==> cedar <==
## div_avalon
module div_avalon
	#(
		parameter W     = 32,
				  CBIT  = 6		 
	 )
	(
		input wire clk, reset,
		input wire [2:0] div_address,
		input wire div_chipselect,
		input wire div_write,
		input wire [W-1:0] div_writedata,
		output wire [W-1:0] div_readdata,
		output wire div_irq,
		output wire div_rdy
	);
    localparam [2:0]
        SET_DIVIDEND  = 3'h0,
        SET_DIVISOR   = 3'h1,
        START         = 3'h2,
        GET_QUOTIENT  = 3'h3,
        GET_REMAINDER = 3'h4,
        GET_READY     = 3'h5,
        DONE_TRG      = 3'h6;
	wire div_start, div_ready, set_done_trg, clr_done_trg;
	reg [W-1:0] dvnd_reg, dvsr_reg;
	reg done_trg_reg;
	wire [W-1:0] quo, rmd;
	wire wr_en, wr_dvnd, wr_dvsr;
	div #(.W(32), .CBIT(6)) d1
		 ( .clk(clk), .reset(reset), .str_trg(div_start), .dvsr(dvsr_reg), .dvnd(dvnd_reg),   
		   .ready(div_ready), .done_trg(set_done_trg), .quo(quo), .rmd(rmd));         
	always @ (posedge clk, posedge reset)
	begin
		if (reset)
		begin
			dvnd_reg <= 0;
			dvsr_reg <= 0;
			done_trg_reg <= 0;
		end
		else
		begin
			if (wr_dvnd)
				dvnd_reg <= div_writedata;
			if (wr_dvsr)
				dvsr_reg <= div_writedata;
			if (set_done_trg)
				done_trg_reg <= 1'b1;
			else if (clr_done_trg)
				done_trg_reg <= 1'b0;
		end
	end
	assign wr_en = div_write & div_chipselect;
	assign wr_dvnd = (div_address == SET_DIVIDEND) & wr_en;
	assign wr_dvsr = (div_address == SET_DIVISOR) & wr_en;
	assign div_start = (div_address == START) & wr_en;
	assign clr_done_trg = (div_address == DONE_TRG) & wr_en;
  ...
clock: 3.06 ns
lec_check: 0
abc_area: 1
cap_margin: 20
cell_pad_in_sites_detail_placement: 1
cell_pad_in_sites_global_placement: 0
core_aspect_ratio: 0.52
core_margin: 7
core_utilization: 29
cts_cluster_diameter: 212
cts_cluster_size: 89
gpl_routability_driven: 1
gpl_timing_driven: 0
max_routing_layer: met5
place_density_lb_addon: 0.09
setup_slack_margin: 0.83
slew_margin: 20
tns_end_percent: 50
run.sh (not shown) runs the stock make flow with config.mk's settings and CLKGATE_MAP_FILE=.
==> inputs of quartz, as changes to cedar <==
ABC_AREA = default   (was 1)
CELL_PAD_IN_SITES_DETAIL_PLACEMENT = default   (was 1)
CELL_PAD_IN_SITES_GLOBAL_PLACEMENT = default   (was 0)
CORE_ASPECT_RATIO = default   (was 0.52)
CORE_MARGIN = 5   (was 7)
CORE_UTILIZATION = 40   (was 29)
CTS_CLUSTER_DIAMETER = default   (was 212)
CTS_CLUSTER_SIZE = default   (was 89)
GPL_ROUTABILITY_DRIVEN = default   (was 1)
GPL_TIMING_DRIVEN = default   (was 0)
HOLD_SLACK_MARGIN = 0.19   (was default)
MAX_ROUTING_LAYER = default   (was met5)
PLACE_DENSITY_LB_ADDON = default   (was 0.09)
SETUP_SLACK_MARGIN = default   (was 0.83)
TNS_END_PERCENT = default   (was 50)
==> flow/constraint.sdc (replaced) <==
create_clock -name core_clock -period 5.0 [get_ports {clk}]
set_input_delay 1.0000 -clock core_clock [delete_from_list [all_inputs] [get_ports {clk}]]
set_output_delay 1.0000 -clock core_clock [all_outputs]
set_load 0.01 [all_outputs]
==> inputs of raven, as changes to cedar <==
ABC_AREA = default   (was 1)
CELL_PAD_IN_SITES_DETAIL_PLACEMENT = default   (was 1)
CELL_PAD_IN_SITES_GLOBAL_PLACEMENT = default   (was 0)
CORE_ASPECT_RATIO = default   (was 0.52)
CORE_MARGIN = 2   (was 7)
CORE_UTILIZATION = 68   (was 29)
CTS_CLUSTER_DIAMETER = default   (was 212)
CTS_CLUSTER_SIZE = 25   (was 89)
GPL_ROUTABILITY_DRIVEN = default   (was 1)
GPL_TIMING_DRIVEN = default   (was 0)
MAX_ROUTING_LAYER = default   (was met5)
PLACE_DENSITY_LB_ADDON = default   (was 0.09)
SETUP_SLACK_MARGIN = 0.87   (was 0.83)
TNS_END_PERCENT = default   (was 50)
==> flow/constraint.sdc (replaced) <==
create_clock -name core_clock -period 3.35 [get_ports {clk}]
set_input_delay 0.6700 -clock core_clock [delete_from_list [all_inputs] [get_ports {clk}]]
set_output_delay 0.6700 -clock core_clock [all_outputs]
set_load 0.01 [all_outputs]
==> results <==
	raven	quartz	cedar
Run status	timing/DRC/antenna clean	timing/DRC/antenna clean	timing/DRC/antenna clean
Fraction of area in registers	0.352	0.386	0.303
Final worst-path cycle share	0.949	0.813	0.850
Met3 track demand over resource in global routing	0.0875	0.0304	0.0543
Fraction of the yosys area taken by sequential cells	0.453	0.453	0.410
Inverter count of the layout excluding clock inverters	49	49	260
FF+latch area	4290 um^2	4280 um^2	4280 um^2
Layout net count	1110	1041	1710
Area share of buffers outside the clock network	0.126	0.0770	0.123
Detailed route wirelength on metal3	3200 um	910 um	3140 um
Layout fillers	571	2221	4244
Worst-margin pin slew	0.882 ns	0.708 ns	0.862 ns
Crit path kind	reg -> reg	in -> out	reg -> reg
Clk pwr share	0.167	0.186	0.127
X dimension of the die	122 um	164 um	277 um
Buffering stage count on the worst path with inverters included	2	4	2
Detailed-route vias per instance	7.06	5.46	5.03
Clock group	2.16 mW	1.29 mW	2.37 mW
Worst stage delay on the critical path	0.44 ns	0.57 ns	0.43 ns
Largest net degree at the start of global routing	47	81	34
Post-synthesis cell count from yosys	909	909	1492
Data required time at the worst endpoint	3.68 ns	4.00 ns	3.41 ns
Die outline height	122 um	164 um	151 um
Number of warnings the tools reported	33	27	30
Clock Buffer Count	19	17	17

* * *

==> run a: inputs <==
div_avalon again, from the RTL that the note above started with.
Settings: LEC_CHECK=0, ABC_AREA=1, CAP_MARGIN=20, CELL_PAD_IN_SITES_GLOBAL_PLACEMENT=1, CORE_MARGIN=2, CORE_UTILIZATION=45, CTS_CLUSTER_DIAMETER=381, SETUP_SLACK_MARGIN=0.69, SLEW_MARGIN=20; clock period 2.65 ns.
==> run b: changes against run a <==
Settings changed: ABC_AREA 1 to unset, CELL_PAD_IN_SITES_GLOBAL_PLACEMENT 1 to unset, CORE_UTILIZATION 45 to 72, CTS_CLUSTER_DIAMETER 381 to unset, CTS_CLUSTER_SIZE set to 36, PLACE_DENSITY set to 0.64, SETUP_SLACK_MARGIN 0.69 to unset.
==> flow/constraint.sdc (replaced) <==
create_clock -name core_clock -period 3.12 [get_ports {clk}]
set_input_delay 0.6240 -clock core_clock [delete_from_list [all_inputs] [get_ports {clk}]]
set_output_delay 0.6240 -clock core_clock [all_outputs]
set_load 0.01 [all_outputs]
==> run c: changes against run a <==
Settings changed: CELL_PAD_IN_SITES_GLOBAL_PLACEMENT 1 to unset, CORE_UTILIZATION 45 to 72, CTS_CLUSTER_DIAMETER 381 to 225, CTS_CLUSTER_SIZE set to 100, SETUP_SLACK_MARGIN 0.69 to 0.49.
==> flow/constraint.sdc (replaced) <==
create_clock -name core_clock -period 2.51 [get_ports {clk}]
set_input_delay 0.5020 -clock core_clock [delete_from_list [all_inputs] [get_ports {clk}]]
set_output_delay 0.5020 -clock core_clock [all_outputs]
set_load 0.01 [all_outputs]
==> comparison <==
Run b completed, yet does not pass: negative setup slack. Run c failed in 5_1_grt (DPL-0038). Run a went through all stages and came out clean.
In run a the via count is larger than in run b, by about 14%.
Between run b and run a, the lower wire length is in run b (gap about 5%, measured against run a).
Of run a and run b, run b has the higher first-iteration DRC count (gap 44%, measured against run b).
Combinational power: run a is larger than run b (about 90%).
Of run b and run a, run b has the higher clock-buffer cell count (gap 1).
Between run b and run a, the lower core utilization is in run a (gap 30 points).
Against run a, the cell count of run b is smaller by about 36%.
Against run a, the design area of run b is lower by about 16%.
In run a the synthesized cell count is higher than in run b, by about 64%.
In run b the maximum frequency is lower than in run a, by about 30%.

* * *

==> onyx: inputs <==
==> flow/design.v <==
module div 
	#(
		parameter W=32,
					 CBIT=6		 
	 )
	(
		input wire clk, reset, str_trg,
		input wire [W-1:0] dvsr, dvnd,
		output reg ready, done_trg,
		output wire [W-1:0] quo,rmd
	);
	localparam [1:0]
		idle = 2'b00,
		op = 2'b01,
		last = 2'b10,
		done = 2'b11;
	reg [1:0] state_reg, state_next;
	reg [W-1:0] rh_reg, rh_next, rl_reg, rl_next, rh_tmp, d_reg, d_next;
	reg [CBIT-1:0] n_reg, n_next;
	reg q_bit, start;
	always @ (posedge clk, posedge reset)
		if (reset)
		begin
			state_reg<=idle;
			rh_reg<=0;
			rl_reg<=0;
			d_reg<=0;
			n_reg<=0;
		end
		else
		begin
			state_reg<=state_next;
			rh_reg<=rh_next;
			rl_reg<=rl_next;
			d_reg<=d_next;
			n_reg<=n_next;
		end
		always @*
		begin
			start = str_trg;
			state_next = state_reg;
			ready = 1'b0;
			done_trg = 1'b0;
			rh_next = rh_reg;
			rl_next = rl_reg;
			d_next = d_reg;
			n_next = n_reg;
			case (state_reg)
				idle:
				begin
					ready = 1'b1;
					if (start)
					begin
						rh_next = 0;
						rl_next = dvnd;   
						d_next = dvsr;    
						n_next = W+1;     
						state_next = op;
					end
				end
				op:
				begin
					rl_next  = {rl_reg[W-2:0], q_bit};
					rh_next = {rh_tmp[W-2:0], rl_reg[W-1]};
					n_next = n_reg-1;
					if (n_next==1)
						state_next = last;
				end
				last:  
				begin
					rl_next = {rl_reg[W-2:0], q_bit};
					rh_next = rh_tmp;
					state_next = done;
				end
				done:
				begin
					done_trg = 1'b1;
					state_next = idle;
				end
				default: state_next = idle;
			endcase
		end
		always @*
			if (rh_reg >= d_reg)
			begin
				rh_tmp = rh_reg - d_reg;
				q_bit=1'b1;
			end
			else
			begin
				rh_tmp = rh_reg;
				q_bit = 1'b0;
			end
		assign quo = rl_reg;
		assign rmd = rh_reg;
endmodule
module div_avalon
	#(
		parameter W     = 32,
				  CBIT  = 6		 
	 )
	(
		input wire clk, reset,
		input wire [2:0] div_address,
		input wire div_chipselect,
		input wire div_write,
		input wire [W-1:0] div_writedata,
		output wire [W-1:0] div_readdata,
		output wire div_irq,
		output wire div_rdy
	);
    localparam [2:0]
        SET_DIVIDEND  = 3'h0,
        SET_DIVISOR   = 3'h1,
        START         = 3'h2,
        GET_QUOTIENT  = 3'h3,
        GET_REMAINDER = 3'h4,
        GET_READY     = 3'h5,
        DONE_TRG      = 3'h6;
	wire div_start, div_ready, set_done_trg, clr_done_trg;
	reg [W-1:0] dvnd_reg, dvsr_reg;
	reg done_trg_reg;
	wire [W-1:0] quo, rmd;
	wire wr_en, wr_dvnd, wr_dvsr;
	div #(.W(32), .CBIT(6)) d1
		 ( .clk(clk), .reset(reset), .str_trg(div_start), .dvsr(dvsr_reg), .dvnd(dvnd_reg),   
		   .ready(div_ready), .done_trg(set_done_trg), .quo(quo), .rmd(rmd));         
	always @ (posedge clk, posedge reset)
	begin
		if (reset)
		begin
			dvnd_reg <= 0;
			dvsr_reg <= 0;
			done_trg_reg <= 0;
		end
		else
		begin
			if (wr_dvnd)
				dvnd_reg <= div_writedata;
			if (wr_dvsr)
				dvsr_reg <= div_writedata;
			if (set_done_trg)
				done_trg_reg <= 1'b1;
			else if (clr_done_trg)
				done_trg_reg <= 1'b0;
		end
	end
	assign wr_en = div_write & div_chipselect;
	assign wr_dvnd = (div_address == SET_DIVIDEND) & wr_en;
	assign wr_dvsr = (div_address == SET_DIVISOR) & wr_en;
	assign div_start = (div_address == START) & wr_en;
	assign clr_done_trg = (div_address == DONE_TRG) & wr_en;
	assign div_readdata = (div_address == GET_QUOTIENT) ? quo :
								 (div_address == GET_REMAINDER) ? rmd :
								 (div_address == GET_READY) ? {31'b0, div_ready} : {31'b0, done_trg_reg};
	assign div_rdy = div_ready;
	assign div_irq = done_trg_reg;
endmodule
==> flow/run.sh <==
#!/bin/bash
# the make line also repeats each setting of config.mk as NAME=value (left out here)
make -C /OpenROAD-flow-scripts/flow DESIGN_CONFIG=/design/flow/config.mk WORK_HOME=/design/flow/orfs CLKGATE_MAP_FILE= finish
==> flow/config.mk <==
export PLATFORM = sky130hd
export DESIGN_NAME = div_avalon
export DESIGN_NICKNAME = div_avalon
export VERILOG_FILES = /design/flow/design.v
export SDC_FILE = /design/flow/constraint.sdc
export NUM_CORES = 4
export LEC_CHECK = 0
export CAP_MARGIN = 20
export CORE_MARGIN = 2
export CORE_UTILIZATION = 40
export CTS_CLUSTER_DIAMETER = 364
export GPL_TIMING_DRIVEN = 0
export MAX_ROUTING_LAYER = met4
export PLACE_DENSITY_LB_ADDON = 0.09
export SLEW_MARGIN = 20
==> flow/constraint.sdc <==
create_clock -name core_clock -period 7.31 [get_ports {clk}]
set_input_delay 1.4620 -clock core_clock [delete_from_list [all_inputs] [get_ports {clk}]]
set_output_delay 1.4620 -clock core_clock [all_outputs]
set_load 0.01 [all_outputs]
==> zinc (differences from onyx) <==
==> flow/config.mk (replaced) <==
export PLATFORM = sky130hd
export DESIGN_NAME = div_avalon
export DESIGN_NICKNAME = div_avalon
export VERILOG_FILES = /design/flow/design.v
export SDC_FILE = /design/flow/constraint.sdc
export NUM_CORES = 4
export LEC_CHECK = 0
export CAP_MARGIN = 0
export CORE_MARGIN = 2
export CORE_UTILIZATION = 65
export CTS_CLUSTER_DIAMETER = 147
export SLEW_MARGIN = 20
==> flow/constraint.sdc (replaced) <==
create_clock -name core_clock -period 2.77 [get_ports {clk}]
set_input_delay 0.5540 -clock core_clock [delete_from_list [all_inputs] [get_ports {clk}]]
set_output_delay 0.5540 -clock core_clock [all_outputs]
set_load 0.01 [all_outputs]
==> garnet (differences from onyx) <==
--- a/flow/config.mk
+++ b/flow/config.mk
@@ -8,8 +8,4 @@
 export CAP_MARGIN = 20
 export CORE_MARGIN = 2
 export CORE_UTILIZATION = 40
-export CTS_CLUSTER_DIAMETER = 364
-export GPL_TIMING_DRIVEN = 0
-export MAX_ROUTING_LAYER = met4
-export PLACE_DENSITY_LB_ADDON = 0.09
 export SLEW_MARGIN = 20
==> flow/constraint.sdc (replaced) <==
create_clock -name core_clock -period 4.13 [get_ports {clk}]
set_input_delay 0.8260 -clock core_clock [delete_from_list [all_inputs] [get_ports {clk}]]
set_output_delay 0.8260 -clock core_clock [all_outputs]
set_load 0.01 [all_outputs]
==> notes <==
Routed wire length: garnet is smaller than zinc (40%). Register-to-register slack: onyx > garnet > zinc. In sequential power, zinc is at 2.7 times the value of onyx. Synthesized area is the same in zinc and onyx. Clock skew, highest first: onyx, zinc, garnet. In onyx the utilization is lower than in zinc, by 41 points. onyx ran to the end with no violations. zinc completed and failed the layout checks on negative setup slack. garnet completed with no timing, DRC or antenna violations. Flip-flop count is the same in onyx and garnet. Power: zinc > garnet > onyx. Global-route usage: garnet is lower than onyx (2.0 points). Clock power: zinc > garnet > onyx.
Power figures rest on the tool's default switching activity, not on a simulated workload.
